[design/flow/design.v]
module incline_sat(
    input [12:0] incline,
    output [9:0] incline_sat
);
assign incline_sat = (~incline[12] && |incline[12:9]) ? 10'h1FF : 
                    (incline[12] && ~(&incline[12:9])) ? 10'h200 : incline[9:0];
endmodule
module desiredDrive(
    input [11:0] avg_torque,
    input [4:0] cadence,
    input not_pedaling,
    input [12:0] incline,
    input [2:0] scale,
    output [11:0] target_curr
);
localparam TORQUE_MIN = 12'h380;
localparam TOO_SMALL = 5'h05;
logic [9:0] inc_sat;
incline_sat i1( .incline(incline), .incline_sat(inc_sat));
logic [10:0] incline_factor;
assign incline_factor = {inc_sat[9], inc_sat[9:0]} + 11'd256;
logic [8:0] incline_factor_limit;
assign incline_factor_limit = (incline_factor[10] == 1'b1) ? 9'h000 : (incline_factor[9]) ? 9'h1FF : incline_factor[8:0];
logic [5:0] cadence_factor;
assign cadence_factor = (|cadence[4:1]) ? ({1'b0, cadence} + 6'd32) : 6'h00;
logic [12:0]torque_off;
assign torque_off = {1'b0, avg_torque} - {1'b0, TORQUE_MIN};
logic [12:0] torque_pos;
assign torque_pos = (torque_off[12] == 1'b1) ? 12'h000 : torque_off[11:0];
logic [30:0]assist_prod;
assign assist_prod = not_pedaling ? 30'h00000000 : (torque_pos * incline_factor_limit * cadence_factor * scale);
assign target_curr = (|assist_prod[29:27]) ? 12'hFFF : assist_prod[26:15];
endmodule
module desiredDrive_reg(
    input clk, rst_n,
    input [11:0] avg_torque,
    input [4:0] cadence,
    input not_pedaling,
    input [12:0] incline,
    input [2:0] scale,
    output logic [11:0] target_curr
);
logic [11:0] avg_torque_r;
logic [4:0] cadence_r;
logic not_pedaling_r;
logic [12:0] incline_r;
logic [2:0] scale_r;
logic [11:0] target_curr_nxt;
always_ff @(posedge clk, negedge rst_n) begin
    if (!rst_n) begin
        avg_torque_r <= 12'h000;
        cadence_r <= 5'h00;
        not_pedaling_r <= 1'b0;
        incline_r <= 13'h0000;
        scale_r <= 3'h0;
    end
    else begin
        avg_torque_r <= avg_torque;
        cadence_r <= cadence;
        not_pedaling_r <= not_pedaling;
        incline_r <= incline;
        scale_r <= scale;
    end
end
desiredDrive iDD(.avg_torque(avg_torque_r), .cadence(cadence_r), .not_pedaling(not_pedaling_r),
                 .incline(incline_r), .scale(scale_r), .target_curr(target_curr_nxt));
always_ff @(posedge clk, negedge rst_n) begin
    if (!rst_n)
        target_curr <= 12'h000;
    else
        target_curr <= target_curr_nxt;
end
endmodule
[design/flow/run.sh]
#!/bin/bash
# the make line also repeats each setting of config.mk as NAME=value (left out here)
make -C /OpenROAD-flow-scripts/flow DESIGN_CONFIG=/design/flow/config.mk WORK_HOME=/design/flow/orfs CLKGATE_MAP_FILE= finish
[design/flow/config.mk]
export PLATFORM = sky130hd
export DESIGN_NAME = desiredDrive_reg
export DESIGN_NICKNAME = desiredDrive_reg
export VERILOG_FILES = /design/flow/design.v
export SDC_FILE = /design/flow/constraint.sdc
export NUM_CORES = 4
export LEC_CHECK = 0
export CAP_MARGIN = 20
export CELL_PAD_IN_SITES_DETAIL_PLACEMENT = 2
export CORE_MARGIN = 2
export CORE_UTILIZATION = 53
export CTS_CLUSTER_DIAMETER = 142
export GPL_ROUTABILITY_DRIVEN = 1
export MAX_ROUTING_LAYER = met4
export MIN_ROUTING_LAYER = met2
export SETUP_SLACK_MARGIN = 3.25
export SLEW_MARGIN = 0
[design/flow/constraint.sdc]
create_clock -name core_clock -period 14.0 [get_ports {clk}]
set_input_delay 2.8000 -clock core_clock [delete_from_list [all_inputs] [get_ports {clk}]]
set_output_delay 2.8000 -clock core_clock [all_outputs]
set_load 0.01 [all_outputs]
==> GITHUB_STEP_SUMMARY, run 1 <==
### Yosys + OpenROAD results

| Metric | Value |
|---|---|
| Run Error | [ERROR DPL-0033] detailed placement checks failed during check placement. |
| Post-synth cell types | 65 |
| Main logic family | adder cells |
| Post-Syn Area per Cell | 8.379 sq um |
| Synth Area in Adders | 43.69% |
| Post-synth ARST share | 100.0% |
| Synth mux share | 0.5526% |
| FP Util | 54.48% |
| XOR Share, Synth | 3.552% |
| Die area | 0.02211 sq mm |
| Chip Area, Yosys | 0.01109 sq mm |
| Post-synthesis compound-gate area fraction | 11.50% |
| Stopping stage | 3_5_place_dp |
| Number of port buffers | 47 |
| Die H | 148.7 um |
| Chip width | 148.7 um |
| Post-Syn Instances | 1324 |
| Number of cells in Yosys stat | 1324 |
| Yosys top cell by instances | inv_1 |
| I/O pins | 48 |
| Basic Gates by Area | 20.48% |
| Synthesis warning total | 1 |
| Synth cell count leaders | inv_1 (249), nand2_1 (201), fa_1 (174) |
| Row count | 52 |
| Post-synthesis sequential area ratio | 10.38% |
| Syn_nets | 1643 |
| Final Wtd Congestion | 0.9590 |
| Synth Register Bits | 46 |
| EDFF count, synth | 0 |
| Post-synthesis cell area | 0.01109 sq mm |
| CORE AREA | 0.02036 sq mm |
| Synth area leader | fa_1 |
| Predominant post-synthesis flop cell | dfrtp_1 |
| Status | did not finish |
| Max-area cell share | 31.40% |
| Top area cell types | fa_1 (31%), ha_1 (12%), dfrtp_1 (10%) |
==> per-stage QoR <==
stage	hold slack, ps	worst slack [ps]
after floorplan	501.3	3258
after global placement	783.1	1317
==> inputs of run 2 (changes only) <==
Settings changed: ABC_AREA from default to 0, CAP_MARGIN 20 to 15, CELL_PAD_IN_SITES_DETAIL_PLACEMENT 2 to default, CORE_ASPECT_RATIO from default to 0.69, CORE_UTILIZATION 53 to 72, CTS_CLUSTER_DIAMETER 142 to default, CTS_CLUSTER_SIZE from default to 80, GPL_TIMING_DRIVEN from default to 1, MIN_ROUTING_LAYER met2 to default, PLACE_DENSITY_LB_ADDON from default to 0.0, SETUP_SLACK_MARGIN 3.25 to 3.33, SLEW_MARGIN 0 to 35, TNS_END_PERCENT from default to 90.
Clock period 14.0 ns to 11.6 ns, I/O delays scaled along.
==> run 2 against run 1 <==
The layout now fails its checks (setup timing). Synthesized area stayed put. Synthesized cell count stayed put. Die size is 26% lower.
==> GITHUB_STEP_SUMMARY, run 2 <==
## PnR job results

| Metric | Value |
|---|---|
| 1st-iter DRT viols | 1133 |
| Yosys top cell by instances | inv_1 (unchanged) |
| Hold path startpoint | not_pedaling_r$_DFF_PN0_ |
| FP Util | 73.97% (was 54.48%) |
| Detailed Routing Iterations Pass 1 | 6 |
| Number of cells in Yosys stat | 1324 (unchanged) |
| Worst path depth | 56 |
| Worst setup endpoint | target_curr[10]$_DFF_PN0_ |
| XOR Share, Synth | 3.552% (unchanged) |
| Vias in the first global route | 10.36k |
| Crit path DRT | 11760 ps |
| CTS Root Cell | clkbuf_16 |
| Final Wtd Congestion | 0.9941 (was 0.9590) |
| Element type at the critical path end | flip-flop |
| Synth Register Bits | 46 (unchanged) |
| Post-synthesis sequential area ratio | 10.38% (unchanged) |
| Setup CP Type | flip-flop to flip-flop |
| First-pass GRT wire length | 49690 um |
| Crit-path max cell delay | 560 ps |
| Final Hold Viols | 0 |
| Reg2reg path depth | 56 |
| Final setup viols | 12 |
| Post-layout util | 89.11% |
| Clock Sinks | 46 |
| Delay-heaviest family, CP | adder cells |
| Startpoint class of the critical path | flip-flop |
| I/O pins | 48 (unchanged) |
| Post-route cell area | 0.01337 sq mm |
| Setup WS post-layout | -416.4 ps |
| Post-synth cell types | 65 (unchanged) |
| Slowest CP cell | fa_1 |
| Relative slew slack | 34.25% |
| Synth mux share | 0.5526% (unchanged) |
| Worst slew pin tran | 982.8 ps |
| Max H-tree Level | 2 |
| Synth Area in Adders | 43.69% (unchanged) |
| Final period util | 103.6% |
| Clock-pin slew on the worst setup and hold paths | 80 ps |
| Post-Syn Instances | 1324 (unchanged) |
| CP startpoint | incline_r[10]$_DFF_PN0_ |
| CP bufs+invs | 14 |
| RR Endpoint | target_curr[10]$_DFF_PN0_ |
| TritonCTS clock tree | built |
| Worst reg2reg path startpoint | incline_r[10]$_DFF_PN0_ |
| Final ANT Viol Nets | 0 |
| MaxCap Viol Count | 0 |
| N_diodes | 0 |
| Syn_nets | 1643 (unchanged) |
| Clock Latency Late Sink | 320 ps |
| Failing Checks | setup timing |
| HP Class | flip-flop to flip-flop |
| Die area | 0.01643 sq mm (was 0.02211 sq mm) |
| Final WL | 32290 um |
| Post-synth ARST share | 100.0% (unchanged) |
| Final Critical Period | 12020 ps |
| Logic area | 0.009748 sq mm |
| Area after DPL | 0.01211 sq mm |
| DR WL/cell | 19.91 um |
| Worst hold path endpoint | target_curr[6]$_DFF_PN0_ |
| GRT Resource Usage Total | 39.06% |
| Synth area leader | fa_1 (unchanged) |
| CORE AREA | 0.01500 sq mm (was 0.02036 sq mm) |
| Via count | 10.29k |
| Post-synthesis compound-gate area fraction | 11.50% (unchanged) |
| Grt total ovfl | 0 |
| RSZ-0062 raised after global routing | true |
| Hold depth | 1 |
| Largest net degree at the start of global routing | 47 |
| Max Clk Rate | 83.22 MHz |
| CTS Buf Count | 5 |
| EDFF count, synth | 0 (unchanged) |
| Stage-log warning count | 32 |
| Predominant post-synthesis flop cell | dfrtp_1 (unchanged) |
| Nets | 1745 |
| Max-slew violation count | 0 |
| Area grow syn2layout | 20.47% |
| Post-Syn Area per Cell | 8.379 sq um (unchanged) |
| Max-area cell share | 31.40% (unchanged) |
| DP Cell Count | 1559 |
| Basic Gates by Area | 20.48% (unchanged) |
| Synth cell count leaders | inv_1 (249), nand2_1 (201), fa_1 (174) (unchanged) |
| Main logic family | adder cells (unchanged) |
| DRC | 0 |
| Row count | 37 (was 52) |
| Number of port buffers | 47 (unchanged) |
| Number of vias per cell | 6.345 |
| Initial antenna violation count | 0 |
| Non-filler cells, final | 1622 |
| Skew final | 9.467 ps |
| Die H | 107.1 um (was 148.7 um) |
| CP max FO | 6 |
| Post-synthesis cell area | 0.01109 sq mm (unchanged) |
| Chip Area, Yosys | 0.01109 sq mm (unchanged) |
| Sequential cell area | 0.001160 sq mm |
| Status | failed layout checks (was did not finish) |
| Buffer depth of the longest clock path | 2 |
| Synthesis warning total | 1 (unchanged) |
| Chip width | 153.4 um (was 148.7 um) |
| Fill cells | 702 |
| Top area cell types | fa_1 (31%), ha_1 (12%), dfrtp_1 (10%) (unchanged) |
| WP data arrival | 12180 ps |
| Post-DP HPWL | 21000 um |
run 2: layout make-up:
| cell class | count | area share, % |
|---|---|---|
| timing repair buffer | 132 | 8.425 |
| clock inverter | 3 | 0.2060 |
| inverter | 249 | 6.993 |
| tap | 195 | 1.826 |
| sequential | 46 | 8.678 |
| clock buffer | 5 | 0.9362 |
| multi-input combinational | 992 | 72.94 |
run 2: metal layers:
metal	part of all wire [%]	up-vias	global-route usage [%]
met3	11	160	9.297
met4	4.3	0	11.47
met1	39	5037	52.48
met2	46	672	60.17
met5	0	-	-
li1	-	4422	-
run 2: timing repair:
action                     in CTS  in global routing
resized                        98                 44
setup endpoints to repair      12                 12
hold buffers                    0                  0
setup buffers                  30                 23
pin swaps                      68                 52
cloned                          1                  1
run 2: stage by stage:
stage          hold slack, ps  setup slack [ps]  setup TNS, ps
2_1_floorplan           501.3             997.0              0
3_3_place_gp            749.8             93.15              0
3_5_place_dp            771.6            -214.5          -2016
4_1_cts                 828.4             254.1              0
5_1_grt                 938.8            -793.9          -9251
6_report                891.7            -416.4          -4627
==> inputs of run 3 (changes only) <==
Settings changed: ABC_AREA 0 to default, CAP_MARGIN 15 to 30, CELL_PAD_IN_SITES_GLOBAL_PLACEMENT from default to 2, CORE_ASPECT_RATIO 0.69 to default, CORE_MARGIN 2 to 5, CORE_UTILIZATION 72 to 32, CTS_CLUSTER_DIAMETER from default to 43, CTS_CLUSTER_SIZE 80 to default, GPL_ROUTABILITY_DRIVEN 1 to default, GPL_TIMING_DRIVEN 1 to default, MAX_ROUTING_LAYER met4 to default, PLACE_DENSITY_LB_ADDON 0.0 to 0.02, SETUP_SLACK_MARGIN 3.33 to -1.88, SLEW_MARGIN 35 to 20, TNS_END_PERCENT 90 to default.
Clock period 11.6 ns to 19.7 ns, I/O delays scaled along.
==> run 3 against run 2 <==
Now clean on timing, DRC and antenna. Largest cell class unchanged. Critical path depth fell by 9. Clock-buffer cell count did not move. Critical endpoint is now target_curr[1]$_DFF_PN0_. Non-clock buffer count is 75 lower. Wire length shrank 10%. Synthesized area stayed put.
==> GITHUB_STEP_SUMMARY, run 3 <==
## PnR job results

| Metric | Value |
|---|---|
| Post-Syn Instances | 1324 (unchanged) |
| HP Class | flip-flop to flip-flop (unchanged) |
| GRT Resource Usage Total | 16.14% (was 39.06%) |
| Number of cells in Yosys stat | 1324 (unchanged) |
| Grt total ovfl | 0 (unchanged) |
| RR Endpoint | target_curr[1]$_DFF_PN0_ (was target_curr[10]$_DFF_PN0_) |
| EDFF count, synth | 0 (unchanged) |
| CP max FO | 12 (was 6) |
| First-pass GRT wire length | 50550 um (was 49690 um) |
| Non-filler cells, final | 1806 (was 1622) |
| Predominant post-synthesis flop cell | dfrtp_1 (unchanged) |
| Buffer depth of the longest clock path | 2 (unchanged) |
| Post-CTS setup buffers | 0 (was 30) |
| WP data arrival | 13520 ps (was 12180 ps) |
| Clock Sinks | 46 (unchanged) |
| Post-synthesis compound-gate area fraction | 11.50% (unchanged) |
| Post-DP HPWL | 24560 um (was 21000 um) |
| Hold depth | 1 (unchanged) |
| Startpoint class of the critical path | flip-flop (unchanged) |
| Number of port buffers | 47 (unchanged) |
| Final setup viols | 0 (was 12) |
| RSZ-0062 raised after global routing | false (was true) |
| Syn_nets | 1643 (unchanged) |
| Top area cell types | fa_1 (31%), ha_1 (12%), dfrtp_1 (10%) (unchanged) |
| Crit-path max cell delay | 730 ps (was 560 ps) |
| Worst hold path endpoint | target_curr[3]$_DFF_PN0_ (was target_curr[6]$_DFF_PN0_) |
| Post-synth ARST share | 100.0% (unchanged) |
| Stage-log warning count | 29 (was 32) |
| CP startpoint | incline_r[11]$_DFF_PN0_ (was incline_r[10]$_DFF_PN0_) |
| Vias in the first global route | 9512 (was 10.36k) |
| Crit path DRT | 19870 ps (was 11760 ps) |
| Final Critical Period | 13350 ps (was 12020 ps) |
| Hold path startpoint | not_pedaling_r$_DFF_PN0_ (unchanged) |
| Row count | 68 (was 37) |
| Synth Area in Adders | 43.69% (unchanged) |
| Skew final | 7.365 ps (was 9.467 ps) |
| Synth Register Bits | 46 (unchanged) |
| Final period util | 67.78% (was 103.6%) |
| Final WL | 29010 um (was 32290 um) |
| Basic Gates by Area | 20.48% (unchanged) |
| Element type at the critical path end | flip-flop (unchanged) |
| DR WL/cell | 16.06 um (was 19.91 um) |
| CORE AREA | 0.03437 sq mm (was 0.01500 sq mm) |
| Reg2reg path depth | 47 (was 56) |
| CTS resizes | 0 (was 98) |
| Max H-tree Level | 2 (unchanged) |
| Slowest CP cell | nor2b_1 (was fa_1) |
| DP Cell Count | 1796 (was 1559) |
| Final ANT Viol Nets | 0 (unchanged) |
| Nets | 1669 (was 1745) |
| Delay-heaviest family, CP | adder cells (unchanged) |
| Synthesis warning total | 1 (unchanged) |
| XOR Share, Synth | 3.552% (unchanged) |
| # hold bufs at CTS | 0 (unchanged) |
| Final Wtd Congestion | 0.8038 (was 0.9941) |
| Largest net degree at the start of global routing | 34 (was 47) |
| Setup CP Type | flip-flop to flip-flop (unchanged) |
| Synth cell count leaders | inv_1 (249), nand2_1 (201), fa_1 (174) (unchanged) |
| MaxCap Viol Count | 0 (unchanged) |
| Worst setup endpoint | target_curr[1]$_DFF_PN0_ (was target_curr[10]$_DFF_PN0_) |
| Fin Setup TNS | 0 ps (was -4627 ps) |
| Post-layout util | 35.58% (was 89.11%) |
| Main logic family | adder cells (unchanged) |
| Post-synthesis cell area | 0.01109 sq mm (unchanged) |
| Post-synthesis sequential area ratio | 10.38% (unchanged) |
| CTS Buf Count | 5 (unchanged) |
| Worst slew pin tran | 898.6 ps (was 982.8 ps) |
| Relative slew slack | 40.09% (was 34.25%) |
| Area grow syn2layout | 10.23% (was 20.47%) |
| Worst reg2reg path startpoint | incline_r[11]$_DFF_PN0_ (was incline_r[10]$_DFF_PN0_) |
| Yosys top cell by instances | inv_1 (unchanged) |
| Status | no timing/DRC/antenna violations (was failed layout checks) |
| Chip Area, Yosys | 0.01109 sq mm (unchanged) |
| Worst path depth | 47 (was 56) |
| 1st-iter DRT viols | 295 (was 1133) |
| Final Hold Viols | 0 (unchanged) |
| Detailed Routing Iterations Pass 1 | 4 (was 6) |
| N_diodes | 0 (unchanged) |
| Post-Syn Area per Cell | 8.379 sq um (unchanged) |
| Clock Latency Late Sink | 330 ps (was 320 ps) |
| Worst path most repeated cell | fa_1 |
| I/O pins | 48 (unchanged) |
| Post-synth cell types | 65 (unchanged) |
| Via count | 8477 (was 10.29k) |
| Chip width | 196.2 um (was 153.4 um) |
| Number of vias per cell | 4.694 (was 6.345) |
| Clock-pin slew on the worst setup and hold paths | 80 ps (about the same) |
| Initial antenna violation count | 0 (unchanged) |
| CP bufs+invs | 7 (was 14) |
| CTS Root Cell | clkbuf_16 (unchanged) |
| TritonCTS clock tree | built (unchanged) |
| Die area | 0.03849 sq mm (was 0.01643 sq mm) |
| Synth area leader | fa_1 (unchanged) |
| DRC | 0 (unchanged) |
| Max-area cell share | 31.40% (unchanged) |
| Synth mux share | 0.5526% (unchanged) |
| Die H | 196.2 um (was 107.1 um) |
| FP Util | 32.28% (was 73.97%) |
| Max-slew violation count | 0 (unchanged) |
| Max Clk Rate | 74.89 MHz (was 83.22 MHz) |
==> run 3: routing by layer <==
| layer | GRT usage, % | wire (um) | up-vias | share of wire [%] |
|---|---|---|---|---|
| li1 | - | - | 4256 | - |
| met1 | 21.91 | 13920 | 4119 | 48 |
| met2 | 27.71 | 13990 | 84 | 48 |
| met3 | 1.941 | 637 | 18 | 2.2 |
| met4 | 3.620 | 466 | 0 | 1.6 |
| met5 | 0 | 0 | - | 0 |
==> run 3: final cells by class <==
class | instances | area [sq um]
flip-flops and latches | 46 | 1151
fillers | 3763 | 22140
repair buffers | 57 | 568.0
well taps | 455 | 569.3
inverters | 249 | 934.6
clock buffers | 5 | 125.1
multi-input cells | 991 | 8857
clock inverters | 3 | 23.77
==> run 3: stage by stage <==
stage	cell area (sq um)	setup slack (ps)	hold slack, ps
2_1_floorplan	11090	8282	501.3
3_3_place_gp	12040	6371	768.1
3_5_place_dp	12040	6313	772.0
4_1_cts	12190	6174	806.7
5_1_grt	12230	5159	848.9
6_report	12230	6347	783.2
==> inputs of run 4 (changes only) <==
Settings changed: CAP_MARGIN 30 to 20, CELL_PAD_IN_SITES_GLOBAL_PLACEMENT 2 to default, CORE_MARGIN 5 to 2, CORE_UTILIZATION 32 to 69, CTS_CLUSTER_DIAMETER 43 to 396, CTS_CLUSTER_SIZE from default to 100, PLACE_DENSITY_LB_ADDON 0.02 to default, SETUP_SLACK_MARGIN -1.88 to default.
Clock period 19.7 ns to 9.84 ns, I/O delays scaled along.
==> run 4 against run 3 <==
Clock skew rose by 0.84 ps. Flip-flop count is the same. Via count is 34% higher. Register-to-register slack worse by 8500 ps. Wire length rose by 29%. Sequential share of layout area decreased by 1.6 points. Synthesized cell count did not move. First-iteration DRC count grew to 4.9 times the previous value. Now fails the layout checks on setup timing.
==> GITHUB_STEP_SUMMARY, run 4 <==
## PnR job results

| Metric | Value |
|---|---|
| Status | failed layout checks (was no timing/DRC/antenna violations) |
| Failing Checks | setup timing |
| Synth area leader | fa_1 (unchanged) |
| Synth mux share | 0.5526% (unchanged) |
| Die H | 130.8 um (was 196.2 um) |
| Post-synthesis compound-gate area fraction | 11.50% (unchanged) |
| Max Clk Rate | 83.14 MHz (was 74.89 MHz) |
| Worst reg2reg path startpoint | incline_r[11]$_DFF_PN0_ (unchanged) |
| Post-synthesis cell area | 0.01109 sq mm (unchanged) |
| Number of port buffers | 47 (unchanged) |
| Vias in the first global route | 11.42k (was 9512) |
| # hold bufs at CTS | 0 (unchanged) |
| Grt total ovfl | 0 (unchanged) |
| Synth cell count leaders | inv_1 (249), nand2_1 (201), fa_1 (174) (unchanged) |
| FP Util | 70.09% (was 32.28%) |
| CP bufs+invs | 13 (was 7) |
| Post-synth ARST share | 100.0% (unchanged) |
| Nets | 1933 (was 1669) |
| Worst path most repeated cell | fa_1 (unchanged) |
| Row count | 46 (was 68) |
| Delay-heaviest family, CP | adder cells (unchanged) |
| Relative slew slack | 29.42% (was 40.09%) |
| Area after DPL | 0.01371 sq mm (was 0.01204 sq mm) |
| Global route hottest layer | met2 (unchanged) |
| Final Hold Viols | 0 (unchanged) |
| Max-slew violation count | 0 (unchanged) |
| Reg2reg path depth | 52 (was 47) |
| Hold depth | 1 (unchanged) |
| Slowest CP cell | fa_1 (was nor2b_1) |
| Final ANT Viol Nets | 0 (unchanged) |
| MaxCap Viol Count | 0 (unchanged) |
| Clock-pin slew on the worst setup and hold paths | 70 ps (was 80 ps) |
| Met3 Track Usage GR | 9.853% (was 1.941%) |
| Post-Syn Instances | 1324 (unchanged) |
| EDFF count, synth | 0 (unchanged) |
| Final Critical Period | 12030 ps (was 13350 ps) |
| Met1 usage | 48.79% (was 21.91%) |
| CORE AREA | 0.01583 sq mm (was 0.03437 sq mm) |
| GRT met2 Usage | 68.72% (was 27.71%) |
| Buffer depth of the longest clock path | 2 (unchanged) |
| Max H-tree Level | 2 (unchanged) |
| XOR Share, Synth | 3.552% (unchanged) |
| Worst slew pin tran | 1059 ps (was 898.6 ps) |
| DR WL/cell | 20.50 um (was 16.06 um) |
| Largest net degree at the start of global routing | 47 (was 34) |
| Synth Register Bits | 46 (unchanged) |
| Crit-path max cell delay | 550 ps (was 730 ps) |
| Clock Latency Late Sink | 310 ps (was 330 ps) |
| Post-synthesis sequential area ratio | 10.38% (unchanged) |
| Max-area cell share | 31.40% (unchanged) |
| Synth Area in Adders | 43.69% (unchanged) |
| Final Wtd Congestion | 0.9739 (was 0.8038) |
| CP max FO | 6 (was 12) |
| Detailed Routing Iterations Pass 1 | 7 (was 4) |
| Top area cell types | fa_1 (31%), ha_1 (12%), dfrtp_1 (10%) (unchanged) |
| Syn_nets | 1643 (unchanged) |
| First-pass GRT wire length | 53900 um (was 50550 um) |
| Element type at the critical path end | flip-flop (unchanged) |
| Worst setup endpoint | target_curr[8]$_DFF_PN0_ (was target_curr[1]$_DFF_PN0_) |
| Yosys top cell by instances | inv_1 (unchanged) |
| Final period util | 122.2% (was 67.78%) |
| Die area | 0.01711 sq mm (was 0.03849 sq mm) |
| Number of cells in Yosys stat | 1324 (unchanged) |
| Skew final | 8.202 ps (was 7.365 ps) |
| Startpoint class of the critical path | flip-flop (unchanged) |
| Chip width | 130.8 um (was 196.2 um) |
| Post-synth cell types | 65 (unchanged) |
| Predominant post-synthesis flop cell | dfrtp_1 (unchanged) |
| Fin Setup TNS | -26120 ps (was 0 ps) |
| Basic Gates by Area | 20.48% (unchanged) |
| Post-Syn Area per Cell | 8.379 sq um (unchanged) |
| Hold path startpoint | not_pedaling_r$_DFF_PN0_ (unchanged) |
| RR Endpoint | target_curr[8]$_DFF_PN0_ (was target_curr[1]$_DFF_PN0_) |
| CTS Root Cell | clkbuf_16 (unchanged) |
| 1st-iter DRT viols | 1441 (was 295) |
| CTS Buf Count | 5 (unchanged) |
| Main logic family | adder cells (unchanged) |
| DRC | 0 (unchanged) |
| Chip Area, Yosys | 0.01109 sq mm (unchanged) |
| Post-DP HPWL | 23990 um (was 24560 um) |
| N_diodes | 0 (unchanged) |
| Worst hold path endpoint | target_curr[2]$_DFF_PN0_ (was target_curr[3]$_DFF_PN0_) |
| WP data arrival | 12200 ps (was 13520 ps) |
| Crit path DRT | 10010 ps (was 19870 ps) |
| CP startpoint | incline_r[11]$_DFF_PN0_ (unchanged) |
| GRT Resource Usage Total | 40.25% (was 16.14%) |
| RSZ-0062 raised after global routing | true (was false) |
| Setup WS post-layout | -2188 ps (was 6347 ps) |
| TritonCTS clock tree | built (unchanged) |
| Initial antenna violation count | 0 (unchanged) |
| Stage-log warning count | 34 (was 29) |
| Setup CP Type | flip-flop to flip-flop (unchanged) |
| HP Class | flip-flop to flip-flop (unchanged) |
| Clock Sinks | 46 (unchanged) |
| Final WL | 37540 um (was 29010 um) |
| Worst path depth | 52 (was 47) |
| Final setup viols | 12 (was 0) |
| Post-route cell area | 0.01466 sq mm (was 0.01223 sq mm) |
| Area grow syn2layout | 32.14% (was 10.23%) |
| I/O pins | 48 (unchanged) |
| Via count | 11.40k (was 8477) |
| Synthesis warning total | 1 (unchanged) |
| Number of vias per cell | 6.224 (was 4.694) |
==> run 4: through the flow <==
| stage | setup slack, ps | utilization, % | hold WS (ps) | std cells |
|---|---|---|---|---|
| final | -2188 | 92.62 | 911.6 | 1831 |
| after global routing | -2441 | 92.62 | 948.2 | 1831 |
| after CTS | -1434 | 90.10 | 851.0 | 1818 |
| after detailed placement | -1654 | 86.65 | 762.9 | 1791 |
| after global placement | -1348 | 86.65 | 765.2 | 1791 |
| after floorplan | -763.0 | - | 501.3 | 1324 |
==> run 4: repair_timing <==
| item | 4_1_cts | 5_1_grt |
|---|---|---|
| setup endpoints to repair | 12 | 12 |
| gates resized | 63 | 63 |
| buffers inserted | 19 | 13 |
| cloned | 1 | 0 |
| pin swaps | 63 | 59 |
==> run 4: area by class of cell <==
class	instances	area, sq um
fillers	573	1167
well taps	216	270.3
inverters	249	934.6
clock inverters	3	27.53
multi-input cells	991	9585
flip-flops and latches	46	1151
repair buffers	321	2566
clock buffers	5	125.1
==> run 4: per-layer routing <==
metal	vias up	wire length [um]
met5	-	0
met4	0	2878
met3	325	3922
met2	879	17980
met1	5410	12760
li1	4783	-
==> inputs of run 5 (changes only) <==
Settings changed: CORE_UTILIZATION 69 to 72, CTS_CLUSTER_DIAMETER 396 to 202, CTS_CLUSTER_SIZE 100 to 22, MAX_ROUTING_LAYER from default to met4, PLACE_DENSITY_LB_ADDON from default to 0.19, SETUP_SLACK_MARGIN from default to 1.13, SLEW_MARGIN 20 to 40.
Clock period 9.84 ns to 3.93 ns, I/O delays scaled along.
==> run 5 against run 4 <==
The run now fails in 5_1_grt. Synthesized area unchanged. Synthesized cell count unchanged. Die size down 4.0%.
==> GITHUB_STEP_SUMMARY, run 5 <==
### Yosys + OpenROAD results

| Metric | Value |
|---|---|
| Number of port buffers | 47 (unchanged) |
| Chip Area, Yosys | 0.01109 sq mm (unchanged) |
| Buffer depth of the longest clock path | 2 (unchanged) |
| Syn_nets | 1643 (unchanged) |
| Clock Sinks | 46 (unchanged) |
| Synth cell count leaders | inv_1 (249), nand2_1 (201), fa_1 (174) (unchanged) |
| Synth area leader | fa_1 (unchanged) |
| GRT Resource Usage Total | 79.36% |
| Final Wtd Congestion | 0.9790 (was 0.9739) |
| Basic Gates by Area | 20.48% (unchanged) |
| Synth mux share | 0.5526% (unchanged) |
| Post-synth cell types | 65 (unchanged) |
| Max-area cell share | 31.40% (unchanged) |
| Top area cell types | fa_1 (31%), ha_1 (12%), dfrtp_1 (10%) (unchanged) |
| Yosys top cell by instances | inv_1 (unchanged) |
| Status | did not finish (was failed layout checks) |
| Grt total ovfl | 52 |
| Main logic family | adder cells (unchanged) |
| # hold bufs at CTS | 0 (unchanged) |
| I/O pins | 48 (unchanged) |
| Predominant post-synthesis flop cell | dfrtp_1 (unchanged) |
| Post-Syn Instances | 1324 (unchanged) |
| Post-synthesis cell area | 0.01109 sq mm (unchanged) |
| Chip width | 128.1 um (was 130.8 um) |
| Post-synth ARST share | 100.0% (unchanged) |
| Synthesis warning total | 1 (unchanged) |
| Die area | 0.01642 sq mm (was 0.01711 sq mm) |
| Row count | 45 (was 46) |
| Post-Syn Area per Cell | 8.379 sq um (unchanged) |
| Max H-tree Level | 2 (unchanged) |
| Run Error | [ERROR GRT-0116] Global routing finished with congestion. Check the congestion regions in the DRC Viewer. |
| FP Util | 73.25% (was 70.09%) |
| CTS Root Cell | clkbuf_16 (unchanged) |
| Number of cells in Yosys stat | 1324 (unchanged) |
| Post-synthesis sequential area ratio | 10.38% (unchanged) |
| Stopping stage | 5_1_grt |
| CORE AREA | 0.01515 sq mm (was 0.01583 sq mm) |
| Synth Register Bits | 46 (unchanged) |
| Die H | 128.1 um (was 130.8 um) |
| Post-synthesis compound-gate area fraction | 11.50% (unchanged) |
| EDFF count, synth | 0 (unchanged) |
| XOR Share, Synth | 3.552% (unchanged) |
| Area after DPL | 0.01385 sq mm (was 0.01371 sq mm) |
| CTS Buf Count | 5 (unchanged) |
| Post-DP HPWL | 28650 um (was 23990 um) |
| Synth Area in Adders | 43.69% (unchanged) |
-- run 5: stage by stage --
stage | hold WS [ps] | std cells | setup WS, ps
2_1_floorplan | 490.4 | 1324 | -6673
3_3_place_gp | 775.5 | 1782 | -7243
3_5_place_dp | 797.4 | 1782 | -7973
4_1_cts | 504.7 | 1822 | -7535
-- run 5: repair_timing --
item	CTS
endpoints found under the setup margin	12
endpoints found under the hold margin	0
buffers inserted	31
pin swaps	53
cloned	1
gates resized	82
-- run 5: layer usage --
metal	GRT overflow	GRT usage (%)
met5	-	-
met3	1	57.51
met1	0	78.83
met4	27	81.45
met2	24	95.41
==> inputs of run 6 (changes only) <==
Settings changed: CORE_ASPECT_RATIO from default to 1.75, CORE_MARGIN 2 to 10, CORE_UTILIZATION 72 to 16, CTS_CLUSTER_DIAMETER 202 to default, CTS_CLUSTER_SIZE 22 to 27, HOLD_SLACK_MARGIN from default to 0.15, MAX_ROUTING_LAYER met4 to met5, PLACE_DENSITY_LB_ADDON 0.19 to default, SETUP_SLACK_MARGIN 1.13 to default.
Clock period 3.93 ns to 13.0 ns, I/O delays scaled along.
==> run 6 against run 5 <==
The run now finishes clean. Synthesized area unchanged. Die size rose to 4.9 times the previous value. Synthesized cell count unchanged.
==> GITHUB_STEP_SUMMARY, run 6 <==
## PnR job results

| Metric | Value |
|---|---|
| Nets | 1681 |
| Main logic family | adder cells (unchanged) |
| EDFF count, synth | 0 (unchanged) |
| Largest net degree at the start of global routing | 47 |
| Post-synth ARST share | 100.0% (unchanged) |
| Syn_nets | 1643 (unchanged) |
| Worst slew pin tran | 672.6 ps |
| Synth Area in Adders | 43.69% (unchanged) |
| Detailed Routing Iterations Pass 1 | 5 |
| Number of port buffers | 47 (unchanged) |
| CP startpoint | incline_r[11]$_DFF_PN0_ |
| WP data arrival | 12470 ps |
| Area grow syn2layout | 16.27% |
| Clock Latency Late Sink | 320 ps |
| Grt total ovfl | 0 |
| Initial antenna violation count | 0 |
| Worst path depth | 49 |
| GRT Resource Usage Total | 7.579% |
| Fill cells | 7758 |
| Die area | 0.08069 sq mm (was 0.01642 sq mm) |
| Final Critical Period | 12300 ps |
| Worst path most repeated cell | fa_1 |
| Clock Sinks | 46 (unchanged) |
| CP bufs+invs | 8 |
| Slowest CP cell | fa_1 |
| Worst setup endpoint | target_curr[10]$_DFF_PN0_ |
| Startpoint class of the critical path | flip-flop |
| CTS Buf Count | 5 (unchanged) |
| Post-synthesis compound-gate area fraction | 11.50% (unchanged) |
| Worst hold path endpoint | target_curr[6]$_DFF_PN0_ |
| Synth mux share | 0.5526% (unchanged) |
| HP Class | flip-flop to flip-flop |
| Basic Gates by Area | 20.48% (unchanged) |
| Max H-tree Level | 2 (unchanged) |
| MaxCap Viol Count | 0 |
| CP max FO | 12 |
| Top area cell types | fa_1 (31%), ha_1 (12%), dfrtp_1 (10%) (unchanged) |
| Final WL | 30110 um |
| Max-slew violation count | 0 |
| Relative slew slack | 55.16% |
| Synth area leader | fa_1 (unchanged) |
| TritonCTS clock tree | built |
| Setup WS post-layout | 703.1 ps |
| Synth Register Bits | 46 (unchanged) |
| Final ANT Viol Nets | 0 |
| RR Endpoint | target_curr[10]$_DFF_PN0_ |
| CORE AREA | 0.06865 sq mm (was 0.01515 sq mm) |
| Skew final | 10.41 ps |
| Reg2reg path depth | 49 |
| CTS Root Cell | clkbuf_16 (unchanged) |
| Element type at the critical path end | flip-flop |
| Clock-pin slew on the worst setup and hold paths | 80 ps |
| Die H | 368.3 um (was 128.1 um) |
| Number of vias per cell | 3.968 |
| Via count | 8995 |
| Post-synthesis cell area | 0.01109 sq mm (unchanged) |
| Final Hold Viols | 0 |
| FP Util | 16.16% (was 73.25%) |
| I/O pins | 48 (unchanged) |
| Chip width | 219.1 um (was 128.1 um) |
| Final period util | 94.59% |
| XOR Share, Synth | 3.552% (unchanged) |
| Worst slack, placed | 416.7 ps (was -7973 ps) |
| Setup CP Type | flip-flop to flip-flop |
| Hold path startpoint | not_pedaling_r$_DFF_PN0_ |
| Post-layout util | 18.79% |
| Synth cell count leaders | inv_1 (249), nand2_1 (201), fa_1 (174) (unchanged) |
| Buffer depth of the longest clock path | 2 (unchanged) |
| Delay-heaviest family, CP | adder cells |
| Synthesis warning total | 1 (unchanged) |
| Worst reg2reg path startpoint | incline_r[11]$_DFF_PN0_ |
| DRC | 0 |
| Final setup viols | 0 |
| Post-DP HPWL | 25830 um (was 28650 um) |
| 1st-iter DRT viols | 367 |
| Post-Syn Instances | 1324 (unchanged) |
| Chip Area, Yosys | 0.01109 sq mm (unchanged) |
| Max-area cell share | 31.40% (unchanged) |
| Vias in the first global route | 9859 |
| Row count | 127 (was 45) |
| Crit path DRT | 13180 ps |
| Number of cells in Yosys stat | 1324 (unchanged) |
| Crit-path max cell delay | 580 ps |
| Max Clk Rate | 81.32 MHz |
| Post-Syn Area per Cell | 8.379 sq um (unchanged) |
| Post-synth cell types | 65 (unchanged) |
| DR WL/cell | 13.28 um |
| Hold depth | 1 |
| Stage-log warning count | 29 |
| Post-synthesis sequential area ratio | 10.38% (unchanged) |
| # hold bufs at CTS | 0 (unchanged) |
| Status | no timing/DRC/antenna violations (was did not finish) |
| Final Wtd Congestion | 0.8842 (was 0.9790) |
| Yosys top cell by instances | inv_1 (unchanged) |
| Predominant post-synthesis flop cell | dfrtp_1 (unchanged) |
| First-pass GRT wire length | 49890 um |
==> run 6: metrics by stage <==
stage	cells	hold WS, ps	setup TNS [ps]	instance area (sq um)
6_report	2267	783.5	0	12900
4_1_cts	2262	783.9	0	12820
2_1_floorplan	1324	501.3	0	11090
3_3_place_gp	2254	768.5	0	12670
3_5_place_dp	2254	751.8	0	12670
5_1_grt	2266	862.3	-29.03	12900
==> run 6: timing repair <==
action                     in CTS  in global routing
setup endpoints to repair       0                 12
buffers inserted                0                  3
resized                         0                 12
==> run 6: metal layers <==
layer / vias to the layer above / global-route usage [%] / wire length [um]
met5: - / 0 / 0
met4: 0 / 2.833 / 1003
met3: 54 / 0.8540 / 740
met2: 154 / 14.95 / 17140
met1: 4502 / 7.880 / 11220
li1: 4285 / - / -
==> run 6: final cells by class <==
| cell class | count | area [sq um] | share of cell area [%] |
|---|---|---|---|
| Antenna cell | 1 | 2.502 | 0.01940 |
| Inverter | 249 | 934.6 | 7.245 |
| Clock inverter | 3 | 28.78 | 0.2231 |
| Multi-Input combinational cell | 992 | 8901 | 69.00 |
| Timing Repair Buffer | 68 | 623.1 | 4.830 |
| Sequential cell | 46 | 1155 | 8.952 |
| Clock buffer | 5 | 125.1 | 0.9699 |
| Tap cell | 903 | 1130 | 8.758 |
==> inputs of run 7 (changes only) <==
Settings changed: ABC_AREA from default to 1, CAP_MARGIN 20 to 10, CORE_ASPECT_RATIO 1.75 to 0.78, CORE_MARGIN 10 to 2, CORE_UTILIZATION 16 to 67, CTS_CLUSTER_DIAMETER from default to 99, CTS_CLUSTER_SIZE 27 to default, GPL_ROUTABILITY_DRIVEN from default to 1, GPL_TIMING_DRIVEN from default to 1, HOLD_SLACK_MARGIN 0.15 to default, PLACE_DENSITY_LB_ADDON from default to 0.14, SLEW_MARGIN 40 to 20.
Clock period 13.0 ns to 8.1 ns, I/O delays scaled along.
==> run 7 against run 6 <==
Die size fell by 78%. Synthesized area is 1.2% higher. Synthesized cell count rose by 14%. The run now fails in 5_1_grt.
==> GITHUB_STEP_SUMMARY, run 7 <==
### Yosys + OpenROAD results

| Metric | Value |
|---|---|
| Stopping stage | 5_1_grt |
| Synth Area in Adders | 43.16% (was 43.69%) |
| Post-DP HPWL | 31260 um (was 25830 um) |
| Die H | 118.3 um (was 368.3 um) |
| Synth mux share | 0% (was 0.5526%) |
| XOR Share, Synth | 2.574% (was 3.552%) |
| Post-Syn Area per Cell | 7.417 sq um (was 8.379 sq um) |
| # hold bufs at CTS | 0 (unchanged) |
| Synth area leader | fa_1 (unchanged) |
| Status | did not finish (was no timing/DRC/antenna violations) |
| Clock Sinks | 46 (unchanged) |
| Chip Area, Yosys | 0.01123 sq mm (was 0.01109 sq mm) |
| FP Util | 68.84% (was 16.16%) |
| CTS Buf Count | 5 (unchanged) |
| Synth Register Bits | 46 (unchanged) |
| Run Error | [ERROR GRT-0232] Routing congestion too high. Check the congestion heatmap in the GUI. |
| Yosys top cell by instances | nand2_1 (was inv_1) |
| Post-synth cell types | 42 (was 65) |
| Predominant post-synthesis flop cell | dfrtp_1 (unchanged) |
| Main logic family | adder cells (unchanged) |
| Post-synthesis sequential area ratio | 10.25% (was 10.38%) |
| Syn_nets | 1833 (was 1643) |
| Number of cells in Yosys stat | 1514 (was 1324) |
| Buffer depth of the longest clock path | 2 (unchanged) |
| Final Wtd Congestion | 0.9895 (was 0.8842) |
| Synth cell count leaders | nand2_1 (326), inv_1 (318), nor2_1 (195) (was inv_1 (249), nand2_1 (201), fa_1 (174)) |
| Grt total ovfl | 42 |
| CTS Root Cell | clkbuf_16 (unchanged) |
| Post-synth ARST share | 100.0% (unchanged) |
| Post-Syn Instances | 1514 (was 1324) |
| I/O pins | 48 (unchanged) |
| Die area | 0.01782 sq mm (was 0.08069 sq mm) |
| Post-synthesis compound-gate area fraction | 7.788% (was 11.50%) |
| Area after DPL | 0.01428 sq mm (was 0.01267 sq mm) |
| Top area cell types | fa_1 (31%), ha_1 (12%), nand2_1 (11%) (was fa_1 (31%), ha_1 (12%), dfrtp_1 (10%)) |
| Synthesis warning total | 1 (unchanged) |
| Post-synthesis cell area | 0.01123 sq mm (was 0.01109 sq mm) |
| Number of port buffers | 47 (unchanged) |
| Max H-tree Level | 2 (unchanged) |
| Basic Gates by Area | 24.38% (was 20.48%) |
| GRT Resource Usage Total | 78.89% |
| EDFF count, synth | 0 (unchanged) |
| Chip width | 150.6 um (was 219.1 um) |
| CORE AREA | 0.01631 sq mm (was 0.06865 sq mm) |
| Row count | 41 (was 127) |
| Max-area cell share | 31.02% (was 31.40%) |
## run 7: repair_timing
action / in CTS
pin swaps: 25
setup buffers: 23
setup endpoints to repair: 12
resized: 59
hold endpoints to repair: 0
gates cloned: 1
## run 7: layer usage
layer | GRT usage [%] | overflow
met5 | 48.82 | 0
met4 | 69.33 | 19
met3 | 71.39 | 3
met2 | 87.61 | 16
met1 | 82.78 | 4
## run 7: per-stage QoR
| stage | setup WS (ps) | instances |
|---|---|---|
| 4_1_cts | -3112 | 2045 |
| 3_5_place_dp | -3216 | 2013 |
| 3_3_place_gp | -2726 | 2013 |
| 2_1_floorplan | -1978 | 1514 |
==> inputs of run 8 (changes only) <==
Settings changed: ABC_AREA 1 to default, CAP_MARGIN 10 to 20, CORE_ASPECT_RATIO 0.78 to default, CORE_UTILIZATION 67 to 72, CTS_CLUSTER_DIAMETER 99 to default, GPL_ROUTABILITY_DRIVEN 1 to default, GPL_TIMING_DRIVEN 1 to default, MAX_ROUTING_LAYER met5 to default, PLACE_DENSITY from default to 0.36, PLACE_DENSITY_LB_ADDON 0.14 to default.
Clock period 8.1 ns to 9.72 ns, I/O delays scaled along.
==> run 8 against run 7 <==
The flow again stops in 5_1_grt. Die size fell by 7.9%. Synthesized area decreased by 1.2%. Synthesized cell count decreased by 13%.
==> GITHUB_STEP_SUMMARY, run 8 <==
### Yosys + OpenROAD results

| Metric | Value |
|---|---|
| Max H-tree Level | 2 (unchanged) |
| Clock Sinks | 46 (unchanged) |
| Synth Register Bits | 46 (unchanged) |
| CTS Buf Count | 5 (unchanged) |
| Syn_nets | 1643 (was 1833) |
| Synth Area in Adders | 43.69% (was 43.16%) |
| Buffer depth of the longest clock path | 2 (unchanged) |
| Synth mux share | 0.5526% (was 0%) |
| Post-synthesis sequential area ratio | 10.38% (was 10.25%) |
| Synth cell count leaders | inv_1 (249), nand2_1 (201), fa_1 (174) (was nand2_1 (326), inv_1 (318), nor2_1 (195)) |
| Status | did not finish (unchanged) |
| Main logic family | adder cells (unchanged) |
| Synth area leader | fa_1 (unchanged) |
| Area after DPL | 0.01369 sq mm (was 0.01428 sq mm) |
| Final Wtd Congestion | 0.9538 (was 0.9895) |
| Post-synthesis cell area | 0.01109 sq mm (was 0.01123 sq mm) |
| Yosys top cell by instances | inv_1 (was nand2_1) |
| Post-synth ARST share | 100.0% (unchanged) |
| Basic Gates by Area | 20.48% (was 24.38%) |
| EDFF count, synth | 0 (unchanged) |
| Post-DP HPWL | 26190 um (was 31260 um) |
| CORE AREA | 0.01515 sq mm (was 0.01631 sq mm) |
| Post-synthesis compound-gate area fraction | 11.50% (was 7.788%) |
| Run Error | [ERROR GRT-0232] Routing congestion too high. Check the congestion heatmap in the GUI. (unchanged) |
| Predominant post-synthesis flop cell | dfrtp_1 (unchanged) |
| Row count | 45 (was 41) |
| Die area | 0.01642 sq mm (was 0.01782 sq mm) |
| Stopping stage | 5_1_grt (unchanged) |
| Number of port buffers | 47 (unchanged) |
| Post-Syn Area per Cell | 8.379 sq um (was 7.417 sq um) |
| GRT Resource Usage Total | 96.16% |
| I/O pins | 48 (unchanged) |
| Chip width | 128.1 um (was 150.6 um) |
| Chip Area, Yosys | 0.01109 sq mm (was 0.01123 sq mm) |
| XOR Share, Synth | 3.552% (was 2.574%) |
| FP Util | 73.25% (was 68.84%) |
| Top area cell types | fa_1 (31%), ha_1 (12%), dfrtp_1 (10%) (was fa_1 (31%), ha_1 (12%), nand2_1 (11%)) |
| Grt total ovfl | 1146 |
| Max-area cell share | 31.40% (was 31.02%) |
| CTS Root Cell | clkbuf_16 (unchanged) |
| Post-Syn Instances | 1324 (was 1514) |
| Post-synth cell types | 65 (was 42) |
| Synthesis warning total | 1 (unchanged) |
| Number of cells in Yosys stat | 1324 (was 1514) |
| Die H | 128.1 um (was 118.3 um) |
## run 8: routing by layer
layer	GRT overflow	GRT usage, %
met2	863	125.5
met5	0	30.65
met3	11	71.99
met4	263	111.4
met1	9	85.62
## run 8: timing repair
item,4_1_cts
buffers inserted,24
hold buffers,0
hold endpoints to repair,0
gates cloned,3
resized,85
pin swaps,68
endpoints found under the setup margin,12
## run 8: stage by stage
step                cells  worst slack, ps  utilization [%]
floorplan            1324           -883.0                -
global placement     1759            -1454            90.37
detailed placement   1759            -1879            90.37
CTS                  1793            -1521            95.29
==> inputs of run 9 (changes only) <==
Settings changed: ABC_AREA from default to 0, CAP_MARGIN 20 to 40, CTS_CLUSTER_DIAMETER from default to 59, CTS_CLUSTER_SIZE from default to 17, GPL_ROUTABILITY_DRIVEN from default to 0, GPL_TIMING_DRIVEN from default to 1, HOLD_SLACK_MARGIN from default to 0.24, MAX_ROUTING_LAYER from default to met4, PLACE_DENSITY 0.36 to default, PLACE_DENSITY_LB_ADDON from default to 0.02, SETUP_SLACK_MARGIN from default to 2.13, SLEW_MARGIN 20 to 35, TNS_END_PERCENT from default to 90.
Clock period 9.72 ns to 7.54 ns, I/O delays scaled along.
==> run 9 against run 8 <==
The flow again stops in 5_1_grt. Die size is the same. Synthesized area is the same. Synthesized cell count unchanged.
==> GITHUB_STEP_SUMMARY, run 9 <==
### Yosys + OpenROAD results

| Metric | Value |
|---|---|
| Status | did not finish (unchanged) |
| CTS Buf Count | 5 (unchanged) |
| Die H | 128.1 um (unchanged) |
| CTS Root Cell | clkbuf_16 (unchanged) |
| Synth mux share | 0.5526% (unchanged) |
| Synth Area in Adders | 43.69% (unchanged) |
| Number of port buffers | 47 (unchanged) |
| EDFF count, synth | 0 (unchanged) |
| Synth Register Bits | 46 (unchanged) |
| Chip Area, Yosys | 0.01109 sq mm (unchanged) |
| I/O pins | 48 (unchanged) |
| CORE AREA | 0.01515 sq mm (unchanged) |
| Clock Sinks | 46 (unchanged) |
| Post-synthesis cell area | 0.01109 sq mm (unchanged) |
| Yosys top cell by instances | inv_1 (unchanged) |
| Post-synthesis sequential area ratio | 10.38% (unchanged) |
| Max-area cell share | 31.40% (unchanged) |
| Chip width | 128.1 um (unchanged) |
| Post-Syn Instances | 1324 (unchanged) |
| Run Error | [ERROR GRT-0116] Global routing finished with congestion. Check the congestion regions in the DRC Viewer. (was [ERROR GRT-0232] Routing congestion too high. Check the congestion heatmap in the GUI.) |
| Post-synthesis compound-gate area fraction | 11.50% (unchanged) |
| Row count | 45 (unchanged) |
| FP Util | 73.25% (unchanged) |
| XOR Share, Synth | 3.552% (unchanged) |
| Post-DP HPWL | 28120 um (was 26190 um) |
| Syn_nets | 1643 (unchanged) |
| Die area | 0.01642 sq mm (unchanged) |
| Number of cells in Yosys stat | 1324 (unchanged) |
| Synth cell count leaders | inv_1 (249), nand2_1 (201), fa_1 (174) (unchanged) |
| Post-synth ARST share | 100.0% (unchanged) |
| Top area cell types | fa_1 (31%), ha_1 (12%), dfrtp_1 (10%) (unchanged) |
| Buffer depth of the longest clock path | 2 (unchanged) |
| Predominant post-synthesis flop cell | dfrtp_1 (unchanged) |
| Post-synth cell types | 65 (unchanged) |
| Basic Gates by Area | 20.48% (unchanged) |
| Stopping stage | 5_1_grt (unchanged) |
| Main logic family | adder cells (unchanged) |
| Synth area leader | fa_1 (unchanged) |
| Post-Syn Area per Cell | 8.379 sq um (unchanged) |
| Grt total ovfl | 5 |
| GRT Resource Usage Total | 73.40% |
| Max H-tree Level | 2 (unchanged) |
| Synthesis warning total | 1 (unchanged) |
[run 9: per-stage QoR]
step,worst slack (ps),std cells,cell area [sq um]
after CTS,-3982,1797,14350
after detailed placement,-4104,1769,13750
after global placement,-3454,1769,13750
after floorplan,-3063,1324,11360
[run 9: repair_timing]
action                                  in CTS
pin swaps                                   55
buffers inserted                            19
gates cloned                                 1
gates resized                               65
endpoints found under the setup margin      12
hold buffers                                 0
[run 9: routing by layer]
metal / global-route usage, % / GRT overflow
met1: 70.93 / 0
met2: 91.32 / 2
met3: 54.30 / 0
met4: 71.88 / 3
met5: - / -
==> inputs of run 10 (changes only) <==
Settings changed: CAP_MARGIN 40 to 35, CELL_PAD_IN_SITES_DETAIL_PLACEMENT from default to 2, CORE_MARGIN 2 to 8, CORE_UTILIZATION 72 to 23, CTS_CLUSTER_DIAMETER 59 to 198, CTS_CLUSTER_SIZE 17 to 43, GPL_ROUTABILITY_DRIVEN 0 to 1, GPL_TIMING_DRIVEN 1 to 0, HOLD_SLACK_MARGIN 0.24 to default, PLACE_DENSITY_LB_ADDON 0.02 to 0.24, SETUP_SLACK_MARGIN 2.13 to 2.67.
Clock period 7.54 ns to 14.5 ns, I/O delays scaled along.
==> run 10 against run 9 <==
The run now finishes clean. Synthesized area unchanged. Synthesized cell count unchanged. Die size grew to 3.4 times the previous value.
==> GITHUB_STEP_SUMMARY, run 10 <==
## PnR job results

| Metric | Value |
|---|---|
| Buffer depth of the longest clock path | 2 (unchanged) |
| Final Wtd Congestion | 0.8244 |
| Post-synthesis sequential area ratio | 10.38% (unchanged) |
| Number of vias per cell | 4.671 |
| Grt total ovfl | 0 |
| Status | no timing/DRC/antenna violations (was did not finish) |
| CORE AREA | 0.04765 sq mm (was 0.01515 sq mm) |
| Final ANT Viol Nets | 0 |
| Synthesis warning total | 1 (unchanged) |
| RSZ-0062 raised after global routing | true |
| Clock Latency Late Sink | 330 ps |
| Delay-heaviest family, CP | adder cells |
| Max H-tree Level | 2 (unchanged) |
| Post-synthesis cell area | 0.01109 sq mm (unchanged) |
| Syn_nets | 1643 (unchanged) |
| Final WL | 36960 um |
| TritonCTS clock tree | built |
| Die area | 0.05552 sq mm (was 0.01642 sq mm) |
| Post-synth ARST share | 100.0% (unchanged) |
| CP bufs+invs | 12 |
| EDFF count, synth | 0 (unchanged) |
| Setup CP Type | flip-flop to flip-flop |
| Predominant post-synthesis flop cell | dfrtp_1 (unchanged) |
| Nets | 1745 |
| Basic Gates by Area | 20.48% (unchanged) |
| Element type at the critical path end | flip-flop |
| First-pass GRT wire length | 59410 um |
| Clock Sinks | 46 (unchanged) |
| Max Clk Rate | 85.01 MHz |
| Number of port buffers | 47 (unchanged) |
| Post-Syn Area per Cell | 8.379 sq um (unchanged) |
| Worst reg2reg path startpoint | incline_r[8]$_DFF_PN0_ |
| Number of cells in Yosys stat | 1324 (unchanged) |
| Crit-path max cell delay | 560 ps |
| Clock-pin slew on the worst setup and hold paths | 80 ps |
| Post-synthesis compound-gate area fraction | 11.50% (unchanged) |
| Worst hold path endpoint | target_curr[3]$_DFF_PN0_ |
| Stage-log warning count | 31 |
| DR WL/cell | 18.10 um |
| Relative slew slack | 41.83% |
| Slowest CP cell | fa_1 |
| Post-synth cell types | 65 (unchanged) |
| Hold depth | 1 |
| Worst slew pin tran | 869.6 ps |
| XOR Share, Synth | 3.552% (unchanged) |
| Final period util | 81.13% |
| Non-filler cells, final | 2042 |
| Synth cell count leaders | inv_1 (249), nand2_1 (201), fa_1 (174) (unchanged) |
| Final Critical Period | 11760 ps |
| WHS | 644.0 ps |
| Skew final | 15.55 ps |
| Main logic family | adder cells (unchanged) |
| Max-area cell share | 31.40% (unchanged) |
| Crit path DRT | 14690 ps |
| DP Cell Count | 1987 (was 1769) |
| I/O pins | 48 (unchanged) |
| CP startpoint | incline_r[8]$_DFF_PN0_ |
| GRT Resource Usage Total | 13.33% |
| MaxCap Viol Count | 0 |
| HP Class | flip-flop to flip-flop |
| Post-route cell area | 0.01392 sq mm |
| Die H | 235.6 um (was 128.1 um) |
| N_diodes | 0 |
| Post-DP HPWL | 28480 um (was 28120 um) |
| Fill cells | 5397 |
| Via count | 9538 |
| Post-Syn Instances | 1324 (unchanged) |
| WP data arrival | 11950 ps |
| Row count | 80 (was 45) |
| Worst path depth | 51 |
| Fin Setup TNS | 0 ps |
| Startpoint class of the critical path | flip-flop |
| RR Endpoint | target_curr[2]$_DFF_PN0_ |
| Detailed Routing Iterations Pass 1 | 4 |
| Final Hold Viols | 0 |
| Chip Area, Yosys | 0.01109 sq mm (unchanged) |
| Largest net degree at the start of global routing | 31 |
| FP Util | 23.29% (was 73.25%) |
| Max-slew violation count | 0 |
| Reg2reg path depth | 51 |
| Area grow syn2layout | 25.45% |
| Vias in the first global route | 11.21k |
| Top area cell types | fa_1 (31%), ha_1 (12%), dfrtp_1 (10%) (unchanged) |
| Worst setup endpoint | target_curr[2]$_DFF_PN0_ |
| Hold path startpoint | not_pedaling_r$_DFF_PN0_ |
| Synth area leader | fa_1 (unchanged) |
| Synth Area in Adders | 43.69% (unchanged) |
| Initial antenna violation count | 0 |
| DRC | 0 |
| CTS Root Cell | clkbuf_16 (unchanged) |
| Worst path most repeated cell | fa_1 |
| CP max FO | 5 |
| Chip width | 235.6 um (was 128.1 um) |
| Yosys top cell by instances | inv_1 (unchanged) |
| Synth Register Bits | 46 (unchanged) |
| Area after DPL | 0.01236 sq mm (was 0.01375 sq mm) |
| CTS Buf Count | 5 (unchanged) |
| 1st-iter DRT viols | 227 |
| Synth mux share | 0.5526% (unchanged) |
| Final setup viols | 0 |
==> run 10: area by class of cell <==
| cell class | instances | area [sq um] | area share (%) |
|---|---|---|---|
| tap | 615 | 769.5 | 5.529 |
| clock buffer | 5 | 125.1 | 0.8990 |
| clock inverter | 3 | 48.80 | 0.3506 |
| inverter | 249 | 934.6 | 6.715 |
| multi-input combinational | 991 | 9793 | 70.36 |
| buffer | 38 | 225.2 | 1.618 |
| timing repair buffer | 95 | 869.6 | 6.248 |
| sequential | 46 | 1152 | 8.279 |
==> run 10: metrics by stage <==
stage	setup WS (ps)	utilization, %
6_report	2737	29.21
4_1_cts	2662	27.83
5_1_grt	2294	29.21
2_1_floorplan	3082	-
3_3_place_gp	1364	25.89
3_5_place_dp	900.1	25.94
==> run 10: metal layers <==
layer  GRT usage (%)  routed length (um)  vias to the layer above
met5               -                   0                        -
li1                -                   -                     4403
met3           1.955                 808                       67
met4           3.693                1011                        0
met1           15.78               15710                     4936
met2           23.38               19430                      132
==> run 10: what timing repair did <==
item,CTS,global route
setup endpoints to repair,12,12
gates cloned,2,0
pin swaps,51,64
gates resized,124,110
hold buffers,0,0
setup buffers,27,18
==> inputs of run 11 (changes only) <==
Settings changed: ABC_AREA 0 to 1, CAP_MARGIN 35 to 20, CELL_PAD_IN_SITES_DETAIL_PLACEMENT 2 to default, CORE_MARGIN 8 to 2, CORE_UTILIZATION 23 to 72, CTS_CLUSTER_DIAMETER 198 to default, CTS_CLUSTER_SIZE 43 to 99, GPL_ROUTABILITY_DRIVEN 1 to default, GPL_TIMING_DRIVEN 0 to default, MAX_ROUTING_LAYER met4 to default, PLACE_DENSITY from default to 0.38, PLACE_DENSITY_LB_ADDON 0.24 to default, SETUP_SLACK_MARGIN 2.67 to 0.52, SLEW_MARGIN 35 to 20, TNS_END_PERCENT 90 to 5.
Clock period 14.5 ns to 5.99 ns, I/O delays scaled along.
==> run 11 against run 10 <==
The run now fails in 4_1_cts. Synthesized cell count increased by 14%. Synthesized area grew 1.2%. Die size is 70% lower.
==> GITHUB_STEP_SUMMARY, run 11 <==
### Yosys + OpenROAD results

| Metric | Value |
|---|---|
| Status | did not finish (was no timing/DRC/antenna violations) |
| Stopping stage | 4_1_cts |
| Run Error | [ERROR DPL-0038] Utilization greater than 100%, impossible to legalize |
| CORE AREA | 0.01520 sq mm (was 0.04765 sq mm) |
| Post-synthesis cell area | 0.01123 sq mm (was 0.01109 sq mm) |
| Final Wtd Congestion | 1.075 (was 0.8244) |
| Number of port buffers | 47 (unchanged) |
| Chip Area, Yosys | 0.01123 sq mm (was 0.01109 sq mm) |
| XOR Share, Synth | 2.574% (was 3.552%) |
| Die area | 0.01661 sq mm (was 0.05552 sq mm) |
| DP Cell Count | 2019 (was 1987) |
| Synthesis warning total | 1 (unchanged) |
| Row count | 45 (was 80) |
| Post-DP HPWL | 35270 um (was 28480 um) |
| EDFF count, synth | 0 (unchanged) |
| Synth Register Bits | 46 (unchanged) |
| Synth cell count leaders | nand2_1 (326), inv_1 (318), nor2_1 (195) (was inv_1 (249), nand2_1 (201), fa_1 (174)) |
| Synth area leader | fa_1 (unchanged) |
| Number of cells in Yosys stat | 1514 (was 1324) |
| Chip width | 128.9 um (was 235.6 um) |
| Post-Syn Area per Cell | 7.417 sq um (was 8.379 sq um) |
| Max-area cell share | 31.02% (was 31.40%) |
| Post-Syn Instances | 1514 (was 1324) |
| Basic Gates by Area | 24.38% (was 20.48%) |
| Main logic family | adder cells (unchanged) |
| I/O pins | 48 (unchanged) |
| Syn_nets | 1833 (was 1643) |
| Synth Area in Adders | 43.16% (was 43.69%) |
| Post-synth cell types | 42 (was 65) |
| FP Util | 73.87% (was 23.29%) |
| Post-synthesis sequential area ratio | 10.25% (was 10.38%) |
| Yosys top cell by instances | nand2_1 (was inv_1) |
| Predominant post-synthesis flop cell | dfrtp_1 (unchanged) |
| Top area cell types | fa_1 (31%), ha_1 (12%), nand2_1 (11%) (was fa_1 (31%), ha_1 (12%), dfrtp_1 (10%)) |
| Post-synthesis compound-gate area fraction | 7.788% (was 11.50%) |
| Synth mux share | 0% (was 0.5526%) |
| Die H | 128.9 um (was 235.6 um) |
| Post-synth ARST share | 100.0% (unchanged) |
[run 11: through the flow]
| step | TNS [ps] | area [sq um] | setup WS, ps |
|---|---|---|---|
| 2_1_floorplan | -49980 | 11590 | -4190 |
| 3_3_place_gp | -56270 | 14420 | -4710 |
| 3_5_place_dp | -66950 | 14420 | -5610 |
